// adaptive_pe
module adaptive_pe #(
    parameter integer MAX_WIDTH = 64,
    parameter integer MAX_ACC_WIDTH = 20   
)(
    input  wire                         clk,
    input  wire                         reset,
    input  wire                         ce,
    input  wire                         accumulate,
    input  wire                         test_mode,
    input  wire [2:0]                   precision_mode,
    input  wire [MAX_WIDTH-1:0]         weight_in,
    input  wire [MAX_WIDTH-1:0]         activation_in,
    input  wire [MAX_WIDTH-1:0]         mask_in,
    output reg  [MAX_ACC_WIDTH-1:0]     accumulated_sum,
    output wire                         clock_gated,
    output wire                         computation_skipped,
    output wire [2:0]                   active_precision   
);
export LEC_CHECK = 0
export ABC_AREA = 1
export CAP_MARGIN = 10
export CORE_ASPECT_RATIO = 1.72
export CORE_MARGIN = 7
export CORE_UTILIZATION = 21
export CTS_CLUSTER_DIAMETER = 241
export CTS_CLUSTER_SIZE = 94
export GPL_TIMING_DRIVEN = 0
export HOLD_SLACK_MARGIN = 0.04
export PLACE_DENSITY_LB_ADDON = 0.25
export SLEW_MARGIN = 5
export TNS_END_PERCENT = 45
create_clock -name core_clock -period 7.36 [get_ports {clk}]
run.sh (not shown) runs the stock make flow with config.mk's settings and CLKGATE_MAP_FILE=.
The baseline finished but failed the layout checks on setup timing.
Next try:
- ABC_AREA: 1 -> unset
- CAP_MARGIN: 10 -> 20
- CORE_ASPECT_RATIO: 1.72 -> unset
- CORE_MARGIN: 7 -> 2
- CORE_UTILIZATION: 21 -> 40
- CTS_CLUSTER_DIAMETER: 241 -> unset
- CTS_CLUSTER_SIZE: 94 -> unset
- GPL_TIMING_DRIVEN: 0 -> unset
- HOLD_SLACK_MARGIN: 0.04 -> unset
- PLACE_DENSITY_LB_ADDON: 0.25 -> unset
- SLEW_MARGIN: 5 -> 20
- TNS_END_PERCENT: 45 -> unset
- clock period: 7.36 -> 13.0 ns (I/O delays scaled with it)
Outcome: With this change the flow produced a clean layout; cell area shrinks by 15%; worst hold slack gets worse by 0.035 ns; final cell count shrinks by about 28%; routed wire length shrinks by 16%; synthesized cell count shrinks by about 17%; global-route usage grows by 15 points; via count shrinks by 11%; non-clock buffer count shrinks by 295; flip-flop count stays the same; count of clock-buffer cells in the layout grows by 1; die size shrinks by about 50%.


== build 27 ==
The RTL this note starts from:
==> flow/design.v <==
`timescale 1ns / 1ps
module sparse_detector #(
    parameter WORD_SIZE = 64
)(
    input  wire [WORD_SIZE-1:0] data_in,
    output wire                 is_zero,     
    output wire                 is_sparse    
);
    assign is_zero = (data_in == {WORD_SIZE{1'b0}});
    function integer count_ones;
        input [WORD_SIZE-1:0] v;
        integer i, cnt;
        begin
            cnt = 0;
            for (i = 0; i < WORD_SIZE; i = i + 1)
                cnt = cnt + v[i];
            count_ones = cnt;
        end
    endfunction
    wire [6:0] ones_count = count_ones(data_in);
    assign is_sparse = (ones_count < (WORD_SIZE / 10));
endmodule
`timescale 1ns / 1ps
module adaptive_pe #(
    parameter integer MAX_WIDTH = 64,
    parameter integer MAX_ACC_WIDTH = 20   
)(
    input  wire                         clk,
    input  wire                         reset,
    input  wire                         ce,
    input  wire                         accumulate,
    input  wire                         test_mode,
    input  wire [2:0]                   precision_mode,
    input  wire [MAX_WIDTH-1:0]         weight_in,
    input  wire [MAX_WIDTH-1:0]         activation_in,
    input  wire [MAX_WIDTH-1:0]         mask_in,
    output reg  [MAX_ACC_WIDTH-1:0]     accumulated_sum,
    output wire                         clock_gated,
    output wire                         computation_skipped,
    output wire [2:0]                   active_precision   
);
    reg [6:0] active_bits;       
    reg [5:0] parallel_ops;      
    reg [8:0] max_value;         
    always @(*) begin
        case (precision_mode)
            3'b000: begin   
                active_bits = 7'd64;
                parallel_ops = 6'd64;
                max_value = 9'd1;
            end
            3'b001: begin   
                active_bits = 7'd64;
                parallel_ops = 6'd32;
                max_value = 9'd3;
            end
            3'b010: begin   
                active_bits = 7'd64;
                parallel_ops = 6'd16;
                max_value = 9'd15;
            end
            3'b011: begin   
                active_bits = 7'd64;
                parallel_ops = 6'd8;
                max_value = 9'd255;
            end
            default: begin   
                active_bits = 7'd64;
                parallel_ops = 6'd64;
                max_value = 9'd1;
            end
        endcase
    end
    assign active_precision = precision_mode;
    wire weight_is_zero, activation_is_zero;
    wire weight_is_sparse, activation_is_sparse;
    sparse_detector #(
        .WORD_SIZE(MAX_WIDTH)
    ) weight_detector (
        .data_in(weight_in),
        .is_zero(weight_is_zero),
        .is_sparse(weight_is_sparse)
    );
    sparse_detector #(
        .WORD_SIZE(MAX_WIDTH)
    ) activation_detector (
        .data_in(activation_in),
        .is_zero(activation_is_zero),
        .is_sparse(activation_is_sparse)
    );
    wire skip_compute = weight_is_zero || activation_is_zero;
    assign computation_skipped = skip_compute && ce;
    wire pe_enable = ce && !skip_compute;
    wire acc_enable = pe_enable || test_mode;
    assign clock_gated = !pe_enable;
    reg [MAX_ACC_WIDTH-1:0] compute_result;
    always @(*) begin
        case (precision_mode)
            3'b000: compute_result = compute_1bit();
            3'b001: compute_result = compute_2bit();
            3'b010: compute_result = compute_4bit();
            3'b011: compute_result = compute_8bit();
            default: compute_result = {MAX_ACC_WIDTH{1'b0}};
        endcase
    end
    function [MAX_ACC_WIDTH-1:0] compute_1bit;
        reg [MAX_WIDTH-1:0] xnor_result;
        integer i, count;
        begin
            xnor_result = ~(weight_in ^ activation_in) & mask_in;
            count = 0;
            for (i = 0; i < MAX_WIDTH; i = i + 1) begin
                count = count + xnor_result[i];
            end
            compute_1bit = count[MAX_ACC_WIDTH-1:0];
        end
    endfunction
    function [MAX_ACC_WIDTH-1:0] compute_2bit;
        integer i;
        reg [1:0] w, a;
        reg [3:0] product;
        integer sum;
        begin
            sum = 0;
            for (i = 0; i < 32; i = i + 1) begin
                w = weight_in[i*2 +: 2];
                a = activation_in[i*2 +: 2];
                product = w * a;   
                sum = sum + product;
            end
            compute_2bit = sum[MAX_ACC_WIDTH-1:0];
        end
    endfunction
    function [MAX_ACC_WIDTH-1:0] compute_4bit;
        integer i;
        reg [3:0] w, a;
        reg [7:0] product;
        integer sum;
        begin
            sum = 0;
            for (i = 0; i < 16; i = i + 1) begin
                w = weight_in[i*4 +: 4];
                a = activation_in[i*4 +: 4];
                product = w * a;   
                sum = sum + product;
            end
            compute_4bit = sum[MAX_ACC_WIDTH-1:0];
        end
    endfunction
    function [MAX_ACC_WIDTH-1:0] compute_8bit;
        integer i;
        reg [7:0] w, a;
        reg [15:0] product;
        integer sum;
        begin
            sum = 0;
            for (i = 0; i < 8; i = i + 1) begin
                w = weight_in[i*8 +: 8];
                a = activation_in[i*8 +: 8];
                product = w * a;   
                sum = sum + product;
            end
            compute_8bit = sum[MAX_ACC_WIDTH-1:0];
        end
    endfunction
    always @(posedge clk or posedge reset) begin
        if (reset) begin
            accumulated_sum <= {MAX_ACC_WIDTH{1'b0}};
        end else if (acc_enable) begin
            if (!accumulate) begin
                accumulated_sum <= {MAX_ACC_WIDTH{1'b0}};
            end else begin
                accumulated_sum <= accumulated_sum + compute_result;
            end
        end
    end
endmodule
clock: 13.0 ns
lec_check: 0
cap_margin: 20
core_margin: 2
core_utilization: 40
cts_cluster_diameter: 350
slew_margin: 20
tns_end_percent: 25
For build 5, these inputs were changed with respect to build 27:
# build 27
export LEC_CHECK = 0
export CAP_MARGIN = 20
export CORE_MARGIN = 2
export CORE_UTILIZATION = 40
export CTS_CLUSTER_DIAMETER = 350
export SLEW_MARGIN = 20
export TNS_END_PERCENT = 25
create_clock -name core_clock -period 13.0 [get_ports {clk}]
# build 5
export LEC_CHECK = 0
export CAP_MARGIN = 20
export CORE_MARGIN = 2
export CORE_UTILIZATION = 72
export CTS_CLUSTER_SIZE = 34
export SLEW_MARGIN = 20
create_clock -name core_clock -period 11.5 [get_ports {clk}]
[summary]
Comparing build 27 and build 5, the higher number of cell rows is on build 27. Across build 27 and build 5, a clean result was obtained everywhere but in build 5. Flow for build 5 halted at global routing (5_1_grt), error code GRT-0232. Build 27 -> build 5: synthesized cell count flat. Summary of build 5 over build 27: area of placed instances up about 5.4%, post-cts gate resize count up 367, worst setup slack after placement down 1.06 ns. Comparing build 27 with build 5, the net count of the mapped netlist came out essentially unchanged. Build 5 does better than build 27 on estimated wirelength of the detail-placed design.
Modified inputs, build 70 compared to build 5
# build 5
export LEC_CHECK = 0
export CAP_MARGIN = 20
export CORE_MARGIN = 2
export CORE_UTILIZATION = 72
export CTS_CLUSTER_SIZE = 34
export SLEW_MARGIN = 20
create_clock -name core_clock -period 11.5 [get_ports {clk}]
# build 70
export LEC_CHECK = 0
export CAP_MARGIN = 20
export CORE_MARGIN = 2
export CORE_UTILIZATION = 67
export CTS_CLUSTER_SIZE = 41
export SLEW_MARGIN = 20
create_clock -name core_clock -period 11.5 [get_ports {clk}]
Findings:
- Build 70 finished every stage; the final checks, however, were not passed, the failures being setup timing.
- Side by side, die area turned out higher in build 70 than in build 5.
- Reported for build 70 and build 5, adder-cell share of the synthesized area turned out identical to the last digit.
- Build 5 → build 70: height of the die up 8.0 um, total placed cells including tap cells up 1.3%, placed instance area flat, starting density of the core down 5.1 points, row count up 3.
--- input diff build 70..build 82 ---
# build 70
export LEC_CHECK = 0
export CAP_MARGIN = 20
export CORE_MARGIN = 2
export CORE_UTILIZATION = 67
export CTS_CLUSTER_SIZE = 41
export SLEW_MARGIN = 20
create_clock -name core_clock -period 11.5 [get_ports {clk}]
# build 82
export LEC_CHECK = 0
export CAP_MARGIN = 20
export CORE_MARGIN = 2
export CORE_UTILIZATION = 72
export CTS_CLUSTER_SIZE = 41
export PLACE_DENSITY_LB_ADDON = 0.25
export SLEW_MARGIN = 20
export TNS_END_PERCENT = 5
create_clock -name core_clock -period 11.5 [get_ports {clk}]
Results
Build 82: it failed with a tool error in global routing (5_1_grt), so there are no final results.
Build 70 → build 82: largest buffer count on any clock path closely matched the old numbers, count of mapped cells out of synthesis held, floorplan core density up 5.1 points.
Taking build 70 as the reference, in build 82 die extent in x lost 3.5%; final RePlAce weighted congestion picked up an extra about 12%; number of H-tree levels neither gained nor lost much; number of cell rows lost about 3.7%; post-placement cell area neither gained nor lost much.
In the floorplan summary, build 82 is listed with a die area less than that of build 70.
Total half-perimeter wirelength after legalization and detailed placement ended up about 6% higher on build 82 than on build 70.
[inputs] build 8 vs build 82
# build 82
export LEC_CHECK = 0
export CAP_MARGIN = 20
export CORE_MARGIN = 2
export CORE_UTILIZATION = 72
export CTS_CLUSTER_SIZE = 41
export PLACE_DENSITY_LB_ADDON = 0.25
export SLEW_MARGIN = 20
export TNS_END_PERCENT = 5
create_clock -name core_clock -period 11.5 [get_ports {clk}]
# build 8
export LEC_CHECK = 0
export CAP_MARGIN = 20
export CORE_MARGIN = 2
export CORE_UTILIZATION = 72
export CTS_CLUSTER_SIZE = 41
export PLACE_DENSITY_LB_ADDON = 0.22
export SLEW_MARGIN = 20
create_clock -name core_clock -period 11.5 [get_ports {clk}]
Notes after the runs:
Build 8 never completed; the flow aborted with a tool error in global routing (5_1_grt). Build 8 does worse than build 82 on pre-CTS setup slack. Diff build 82 -> build 8 | post-CTS setup repair buffer count | down by more than a quarter. From build 82 to build 8, tally of unique sky130hd cells used after synthesis did not move at all. Comparing build 82 against build 8, there is no change at all in top-level I/O count. Measured against build 8, the post-cts gate resize count of build 82 comes out at 1.3 times the reference value. Summary of build 8 over build 82: number of flops mapped to enable cells by yosys now sits at about the same level; post-detailed-placement cell area now sits at about the same level; placed wire-length estimate after detailed placement now sits higher.
For build 60, these inputs were changed with respect to build 8:
# build 8
export LEC_CHECK = 0
export CAP_MARGIN = 20
export CORE_MARGIN = 2
export CORE_UTILIZATION = 72
export CTS_CLUSTER_SIZE = 41
export PLACE_DENSITY_LB_ADDON = 0.22
export SLEW_MARGIN = 20
create_clock -name core_clock -period 11.5 [get_ports {clk}]
# build 60
export LEC_CHECK = 0
export CAP_MARGIN = 20
export CORE_MARGIN = 2
export CORE_UTILIZATION = 15
export SLEW_MARGIN = 20
create_clock -name core_clock -period 13.3 [get_ports {clk}]
==> comparison <==
- Build 8: GRT-0116 in global routing (5_1_grt) -> run aborted
- Per the final summary, build 60 finished and its layout is clean on timing, DRC and antenna.
- Relative to build 8, placeable core region has increased by 390% in build 60.
- Compared to build 8, build 60 was floorplanned on a bigger die.
- Build 60 vs. build 8: vertical die dimension increased by about 120% relative to the old numbers, placement-stage worst setup slack increased by 1.26 ns relative to the old numbers, post-detailed-placement half-perimeter wirelength increased by 16% relative to the old numbers.


RTL: the design.v shown in full above, as it stands there.
Settings: LEC_CHECK=0, ABC_AREA=1, CAP_MARGIN=10, CORE_MARGIN=7, CORE_UTILIZATION=22, CTS_CLUSTER_DIAMETER=241, GPL_ROUTABILITY_DRIVEN=0, GPL_TIMING_DRIVEN=0, HOLD_SLACK_MARGIN=0.04, MAX_ROUTING_LAYER=met5, PLACE_DENSITY_LB_ADDON=0.25, SLEW_MARGIN=20, TNS_END_PERCENT=90; clock period 8.44 ns.
The first run reached the layout checks and failed them: setup timing.
Rerun with:
Settings changed: ABC_AREA 1 to default, CAP_MARGIN 10 to 20, CORE_MARGIN 7 to 2, CORE_UTILIZATION 22 to 40, CTS_CLUSTER_DIAMETER 241 to default, GPL_ROUTABILITY_DRIVEN 0 to default, GPL_TIMING_DRIVEN 0 to default, HOLD_SLACK_MARGIN 0.04 to default, MAX_ROUTING_LAYER met5 to default, PLACE_DENSITY_LB_ADDON 0.25 to default, TNS_END_PERCENT 90 to default.
Clock period 8.44 ns to 12.8 ns, I/O delays scaled along.
What happened: With this change the flow ran to the end with no violations; routed wire length decreases by roughly a tenth; via count decreases by roughly a tenth; clock-buffer cell count increases by 1; core utilization increases by 18 points.
Rerun with:
Settings changed: CORE_UTILIZATION 40 to 69, CTS_CLUSTER_DIAMETER from default to 200, CTS_CLUSTER_SIZE from default to 94, TNS_END_PERCENT from default to 10.
Clock period 12.8 ns to 8.53 ns, I/O delays scaled along.
What happened: The changed run finished with setup timing left; global-route usage goes up by 23 points; area after synthesis is unchanged; sequential share of layout area hardly moves; die area is lower by 42%; non-clock buffer count went up by 430; cell count came out lower by 0.93%.
Rerun with:
Settings changed: CORE_UTILIZATION 69 to 72, CTS_CLUSTER_DIAMETER 200 to default, CTS_CLUSTER_SIZE 94 to 41, PLACE_DENSITY_LB_ADDON from default to 0.22, TNS_END_PERCENT 10 to 5.
Clock period 8.53 ns to 11.5 ns, I/O delays scaled along.
With this change the flow stopped in 5_1_grt; synthesized cell count is unchanged; area after synthesis is unchanged; die area fell by a few percent.


Setup of T:
RTL: the design.v shown in full above, as it stands there.
export LEC_CHECK = 0
export CAP_MARGIN = 20
export CORE_MARGIN = 2
export CORE_UTILIZATION = 71
export CTS_CLUSTER_DIAMETER = 241
export CTS_CLUSTER_SIZE = 62
export GPL_TIMING_DRIVEN = 1
export HOLD_SLACK_MARGIN = 0.28
export PLACE_DENSITY_LB_ADDON = 0.25
export SLEW_MARGIN = 20
export TNS_END_PERCENT = 100
create_clock -name core_clock -period 12.2 [get_ports {clk}]
T completed end to end; final checks failed (negative setup slack).
Setup changes, T to S
Settings: a change of CTS_CLUSTER_SIZE from 62 to 100; a change of CORE_UTILIZATION from 71 to 38; a deleted PLACE_DENSITY_LB_ADDON that had been 0.25; a deleted GPL_TIMING_DRIVEN that had been 1; a deleted TNS_END_PERCENT that had been 100; a change of CTS_CLUSTER_DIAMETER from 241 to 276; a deleted HOLD_SLACK_MARGIN that had been 0.28; a change of the clock period (ns, I/O delays scaled along) from 12.2 to 13.0.
[summary]
Every stage of the flow completed for S, and the final layout passed the timing, design-rule and antenna checks.
Routed wire in S totals less than in T.
On end-of-flow core utilization, the lower figure sits with S, not T.
Number of enable flip-flop cells came out exactly the same in S and T.
There was hardly any difference in flop share of the area between S and T.
Changes observed in S relative to T: required time at the endpoint of the critical path now sits higher; met2 wirelength from detailed routing went up 5.5 mm; hold slack shrank by 0.045 ns; number of ordinary and repair buffers in the finished layout shows a reduction of about 40%; final cell area excluding filler cells fell by about 5%.
Compared with T, S shows a lower met1 demand-to-capacity share in global routing.
